Setup of job 8198:
Design ALU, start of the top module:
module ALU #(parameter w = 8) (
    clk, rst, CE, IN_valid, MODE, CMD, OPA, OPB, Cin,
    ERR, RES, OF, COUT, G, L, E);
Size: roughly 1500 cells after synthesis, roughly 64 flip-flops.
make LEC_CHECK=0 CAP_MARGIN=25 CELL_PAD_IN_SITES_DETAIL_PLACEMENT=1 CORE_MARGIN=2 CORE_UTILIZATION=62 CTS_CLUSTER_SIZE=76 GPL_TIMING_DRIVEN=0 PLACE_DENSITY_LB_ADDON=0.01 SETUP_SLACK_MARGIN=0.4 SLEW_MARGIN=20 finish   # period 7.44 ns
run.sh (not shown) runs the stock make flow with config.mk's settings and CLKGATE_MAP_FILE=.
Job 8198 did not finish: a tool error stopped it during 4_1_cts.
Changes in job 9299 relative to job 8198:
- SETUP_SLACK_MARGIN removed (was 0.4)
- CELL_PAD_IN_SITES_DETAIL_PLACEMENT removed (was 1)
- CORE_UTILIZATION changed from 62 to 40
- GPL_TIMING_DRIVEN removed (was 0)
- CAP_MARGIN changed from 25 to 20
- PLACE_DENSITY_LB_ADDON removed (was 0.01)
- CTS_CLUSTER_SIZE removed (was 76)
- the clock period (ns, I/O delays scaled along) changed from 7.44 to 6.0
### Flow results
- Job 9299: PASS, flow complete, no timing, DRC or antenna violations
- Job 8198 terminated abnormally: 4_1_cts reported DPL-0033.
- Job 8198 → job 9299: instance area after placement increased by 430 µm² relative to the old numbers; die size increased by 53% relative to the old numbers.
- Count of standard-cell rows is higher on job 9299
- Job 9299 against job 8198: share of the yosys chip area belonging to registers now sits at about the same level, total instance count after detailed placement now sits higher, area inside the core boundary now sits higher.
- Taking job 8198 as the reference, in job 9299 post-synthesis share of cell area spent on and-or and or-and gates comparable, horizontal die size now larger.
- Job 9299 vs. job 8198: overall die height went up by about 24%.
What job 4726 does differently from job 9299 at the input level:
- swapping 40 for 67 in CORE_UTILIZATION
- putting ABC_AREA at 1 where nothing was set
- swapping 6.0 for 9.05 in the clock period (ns, I/O delays scaled along)
- Sequential power: job 4726 < job 9299
- Final cell count without fillers came out higher on job 4726 than on job 9299.
- In job 4726 relative to job 9299, design area had gone down slightly.
- The count of inserted tapcells of job 4726 falls short of that of job 9299 by 40%.
- The lower transition time at the pin with the least slew margin came out of job 4726.
- Of job 9299 and job 4726, the run reporting the lower number of cells in the design after placement was job 9299.


## run A
The RTL this note starts from:
==> flow/design.v <==
module ALU #(parameter w = 8) (
    clk, rst, CE, IN_valid, MODE, CMD, OPA, OPB, Cin,
    ERR, RES, OF, COUT, G, L, E);
    input clk;
    input rst;
    input CE;
    input [1:0] IN_valid;
    input MODE;
    input [3:0] CMD;
    input [w-1:0] OPA;
    input [w-1:0] OPB;
    input Cin;
    output reg ERR;
    output reg OF;
    output reg COUT;
    output reg G;
    output reg L;
    output reg E;
    output reg [2*w:0] RES;
reg [1:0] IN_valid_t;
reg [3:0] CMD_t;
reg MODE_t, Cin_t;
reg [w-1:0] OPA_t, OPB_t;
reg ERR_t, OF_t, COUT_t, G_t, L_t, E_t;
reg [2*w:0] RES_t, RES_m;
reg signed [w-1:0] sOPA, sOPB;
reg signed [2*w:0] sRES;
reg [$clog2(w)-1:0] shift_amount;
always @(posedge clk or posedge rst) begin  
    if(rst) begin
        OPA_t <= 0;
        OPB_t <= 0;
        Cin_t <= 0;
        IN_valid_t <= 0;
        MODE_t <= 0;
        CMD_t <= 0; end
     else if(CE) begin
        OPA_t <= OPA;
        OPB_t <= OPB;
        Cin_t <= Cin;
        IN_valid_t <= IN_valid;
        MODE_t <= MODE;
        CMD_t <= CMD; end   
end
always @(*) begin
    ERR_t = 0;    
    sOPA = 0;
    sOPB = 0;
    sRES = 0;
    shift_amount = 0;
    OF_t = 0;
    COUT_t = 0;
    G_t = 0;
    L_t = 0;
    E_t = 0;
    RES_t = 0;
    if(MODE_t) begin
        case(CMD_t)
            4'b0000: begin 
                        if(IN_valid_t == 2'b11) begin
                            RES_t = OPA_t + OPB_t;
                            COUT_t = RES_t[w]; end
                        else ERR_t = 1; end
            4'b0001: begin 
                        if(IN_valid_t == 2'b11) begin
                            RES_t = OPA_t - OPB_t;
                            OF_t = (OPA_t < OPB_t) ? 1 : 0; end
                        else ERR_t = 1; end
            4'b0010: begin 
                        if(IN_valid_t == 2'b11) begin
                            RES_t = OPA_t + OPB_t + Cin_t;
                            COUT_t = RES_t[w]; end
                        else ERR_t = 1; end
            4'b0011: begin 
                        if(IN_valid_t == 2'b11) begin
                            RES_t = OPA_t - OPB_t - Cin_t;
                            OF_t = (OPA_t < (OPB_t + Cin_t)); end
                        else ERR_t = 1; end
            4'b0100: begin 
                        if(IN_valid_t[0] == 1'b1) begin
                            RES_t = OPA_t + 1'b1;
                            COUT_t = RES_t[w]; end
                        else ERR_t = 1; end
            4'b0101: begin 
                        if(IN_valid_t[0] == 1'b1) begin
                            RES_t = OPA_t - 1'b1;
                            OF_t = RES_t[w]; end
                        else ERR_t = 1; end
            4'b0110: begin 
                        if(IN_valid_t[1] == 1'b1) begin
                            RES_t = OPB_t + 1'b1;
                            COUT_t = RES_t[w]; end
                        else ERR_t = 1; end
            4'b0111: begin 
                        if(IN_valid_t[1] == 1'b1) begin
                            RES_t = OPB_t - 1'b1;
                            OF_t = RES_t[w]; end
                        else ERR_t = 1; end
            4'b1000: begin 
                        if(IN_valid_t == 2'b11) begin
                            E_t = (OPA_t == OPB_t) ? 1 : 0;
                            L_t = (OPA_t < OPB_t) ? 1 : 0;
                            G_t = (OPA_t > OPB_t) ? 1 : 0; end
                        else ERR_t = 1; end
            4'b1001: begin 
                        if(IN_valid_t == 2'b11) begin
                            RES_t = (OPA_t + 1) * (OPB_t + 1); end
                        else ERR_t = 1; end
            4'b1010: begin 
                        if(IN_valid_t == 2'b11) begin
                            RES_t = (OPA_t << 1) * OPB_t; end
                        else ERR_t = 1; end
            4'b1011: begin
                        if(IN_valid_t == 2'b11) begin
                            sOPA = $signed(OPA_t);
                            sOPB = $signed(OPB_t);
                            sRES = sOPA + sOPB;
                            RES_t = sRES;
                            OF_t = ((sOPA[w-1] == sOPB[w-1]) && (sRES[w-1] != sOPA[w-1]));
                            E_t = (sOPA == sOPB) ? 1 : 0;
                            L_t = (sOPA < sOPB) ? 1 : 0;
                            G_t = (sOPA > sOPB) ? 1 : 0; end
                        else ERR_t = 1; end
            4'b1100: begin
                        if(IN_valid_t == 2'b11) begin
                            sOPA = $signed(OPA_t);
                            sOPB = $signed(OPB_t);
                            sRES = sOPA - sOPB;
                            RES_t = sRES;
                            OF_t = ((sOPA[w-1] != sOPB[w-1]) && (sRES[w-1] != sOPA[w-1]));
                            E_t = (sOPA == sOPB) ? 1 : 0;
                            L_t = (sOPA < sOPB) ? 1 : 0;
                            G_t = (sOPA > sOPB) ? 1 : 0; end
                        else ERR_t = 1; end
            default: begin
                        RES_t = 0;
                        COUT_t = 1'b0;
                        OF_t = 1'b0;
                        G_t = 1'b0;
                        E_t = 1'b0;
                        L_t = 1'b0;
                        ERR_t = 1'b1; end
             endcase
             end
    else begin 
        case(CMD_t)
          4'b0000: begin
                      if(IN_valid_t == 2'b11) begin
                          RES_t = OPA_t & OPB_t; end
                      else ERR_t = 1; end
          4'b0001: begin
                      if(IN_valid_t == 2'b11) begin
                          RES_t = ~(OPA_t & OPB_t);
                          RES_t[2*w-1 : 8] = 0; end
                      else ERR_t = 1; end
          4'b0010: begin
                      if(IN_valid_t == 2'b11) begin
                          RES_t = OPA_t | OPB_t; end
                      else ERR_t = 1; end
          4'b0011: begin
                      if(IN_valid_t == 2'b11) begin
                          RES_t = ~(OPA_t | OPB_t);
                          RES_t[2*w-1 : 8] = 0; end
                      else ERR_t = 1; end
          4'b0100: begin
                      if(IN_valid_t == 2'b11) begin
                          RES_t = OPA_t ^ OPB_t; end
                      else ERR_t = 1; end
          4'b0101: begin
                      if(IN_valid_t == 2'b11) begin
                          RES_t = ~(OPA_t ^ OPB_t);
                          RES_t[2*w-1 : 8] = 0; end
                      else ERR_t = 1; end
          4'b0110: begin
                      if(IN_valid_t[0] == 1'b1) begin
                          RES_t = ~OPA_t;
                          RES_t[2*w-1 : 8] = 0; end
                      else ERR_t = 1; end
          4'b0111: begin
                      if(IN_valid_t[1] == 1'b1) begin
                          RES_t = ~OPB_t;
                          RES_t[2*w-1 : 8] = 0; end
                      else ERR_t = 1; end
          4'b1000: begin
                      if(IN_valid_t[0] == 1'b1) begin
                          RES_t = OPA_t >> 1; end
                      else ERR_t = 1; end
          4'b1001: begin
                      if(IN_valid_t[0] == 1'b1) begin
                          RES_t = OPA_t << 1; end
                      else ERR_t = 1; end
          4'b1010: begin
                      if(IN_valid_t[1] == 1'b1) begin
                          RES_t = OPB_t >> 1; end
                      else ERR_t = 1; end
          4'b1011: begin
                      if(IN_valid_t[1] == 1'b1) begin
                          RES_t = OPB_t << 1; end
                      else ERR_t = 1; end
          4'b1100: begin 
                      if(IN_valid_t == 2'b11) begin
                          if( |(OPB_t[(w-1) : ($clog2(w)+1)]))
                               ERR_t = 1;
                          else begin
                               shift_amount = OPB_t[$clog2(w)-1:0];
                               RES_t = {1'b0, ((OPA_t << shift_amount) | OPA_t >> (w - shift_amount))}; end end
                      else  ERR_t = 1; end
          4'b1101: begin 
                      if(IN_valid_t == 2'b11) begin
                          if( |(OPB_t[(w-1) : ($clog2(w)+1)]))
                               ERR_t = 1;
                          else begin
                               shift_amount = OPB_t[$clog2(w)-1:0];
                               RES_t = {1'b0, ((OPA_t >> shift_amount) | OPA_t << (w - shift_amount))}; end end
                      else  ERR_t = 1; end
          default: begin
                        RES_t = 0;
                        ERR_t = 1'b1; end
             endcase
             end
end
always @(posedge clk or posedge rst) begin
    if (rst) begin
        RES  <= 0;
        COUT <= 0;
        OF   <= 0;
        G    <= 0;
        L    <= 0;
        E    <= 0;
        ERR  <= 0;
        RES_m <= 0;
    end 
    else if (CE) begin
        if ((CMD_t == 4'b1001 || CMD_t == 4'b1010) && MODE_t == 1) begin
            RES_m <= RES_t;
            RES <= RES_m;
        end
        else
            RES <= RES_t;
            COUT <= COUT_t;
            OF   <= OF_t;
            G    <= G_t;
            L    <= L_t;
            E    <= E_t;
            ERR  <= ERR_t;
  end
end
endmodule
export LEC_CHECK = 0
export ABC_AREA = 0
export CAP_MARGIN = 10
export CELL_PAD_IN_SITES_DETAIL_PLACEMENT = 1
export CORE_ASPECT_RATIO = 1.09
export CORE_MARGIN = 3
export CORE_UTILIZATION = 49
export CTS_CLUSTER_DIAMETER = 357
export CTS_CLUSTER_SIZE = 12
export GPL_TIMING_DRIVEN = 0
export MAX_ROUTING_LAYER = met4
export MIN_ROUTING_LAYER = met2
export PLACE_DENSITY_LB_ADDON = 0.01
export SETUP_SLACK_MARGIN = 1.29
export SLEW_MARGIN = 20
create_clock -name core_clock -period 4.73 [get_ports {clk}]
No final results exist for run A, since it was stopped by error GRT-0116 during 5_1_grt.
Modified inputs, run B compared to run A
Settings: CORE_MARGIN changed from 3 to 2; CTS_CLUSTER_SIZE removed (was 12); PLACE_DENSITY_LB_ADDON removed (was 0.01); CORE_UTILIZATION changed from 49 to 8; CELL_PAD_IN_SITES_DETAIL_PLACEMENT removed (was 1); ABC_AREA removed (was 0); CTS_CLUSTER_DIAMETER removed (was 357); CORE_ASPECT_RATIO removed (was 1.09); MIN_ROUTING_LAYER removed (was met2); CAP_MARGIN changed from 10 to 20; MAX_ROUTING_LAYER removed (was met4); SETUP_SLACK_MARGIN removed (was 1.29); GPL_TIMING_DRIVEN removed (was 0); the clock period (ns, I/O delays scaled along) changed from 4.73 to 8.14.
## What came out
Run A: it failed during 5_1_grt, and the tool reported GRT-0116.
Every stage of the flow completed for run B, and the final layout passed the timing, design-rule and antenna checks.
Changes observed in run B relative to run A: overall die area now sits higher; pre-placement core utilization fell 42 points; die boundary width has increased.
Run B against run A: post-cts gate resize count lower, die boundary height went up, placer congestion estimate shrank by 24%, mean area per synthesized cell closely matched the old numbers.
Number of placement rows was higher in the run labelled run B.
Summary of run B over run A: area inside the core boundary grew by about 500%, post-placement worst setup slack grew by 3030 ps, post-synthesis instance area held steady.
The inputs of run C differ from those of run B as listed below.
Settings: CTS_CLUSTER_SIZE newly set to 98; PLACE_DENSITY newly set to 0.36; CORE_ASPECT_RATIO newly set to 0.74; CORE_UTILIZATION changed from 8 to 72; the clock period (ns, I/O delays scaled along) changed from 8.14 to 5.81.
- Register-to-register slack | run C below run B
- [diff] design area, run C relative to run B: improvement
- [compare] base=run B new=run C: core utilization grew by 71 points, area growth from synthesis to final layout shrank by 15 points.
- Comparing run C and run B, the higher routed length per placed instance is on run C.
- From run B to run C the numbers moved as follows: non-clock buffer instance count of the final layout +33, share of power burned in the clock network -0.5 points.
Power is estimated from default activity; no workload was simulated.
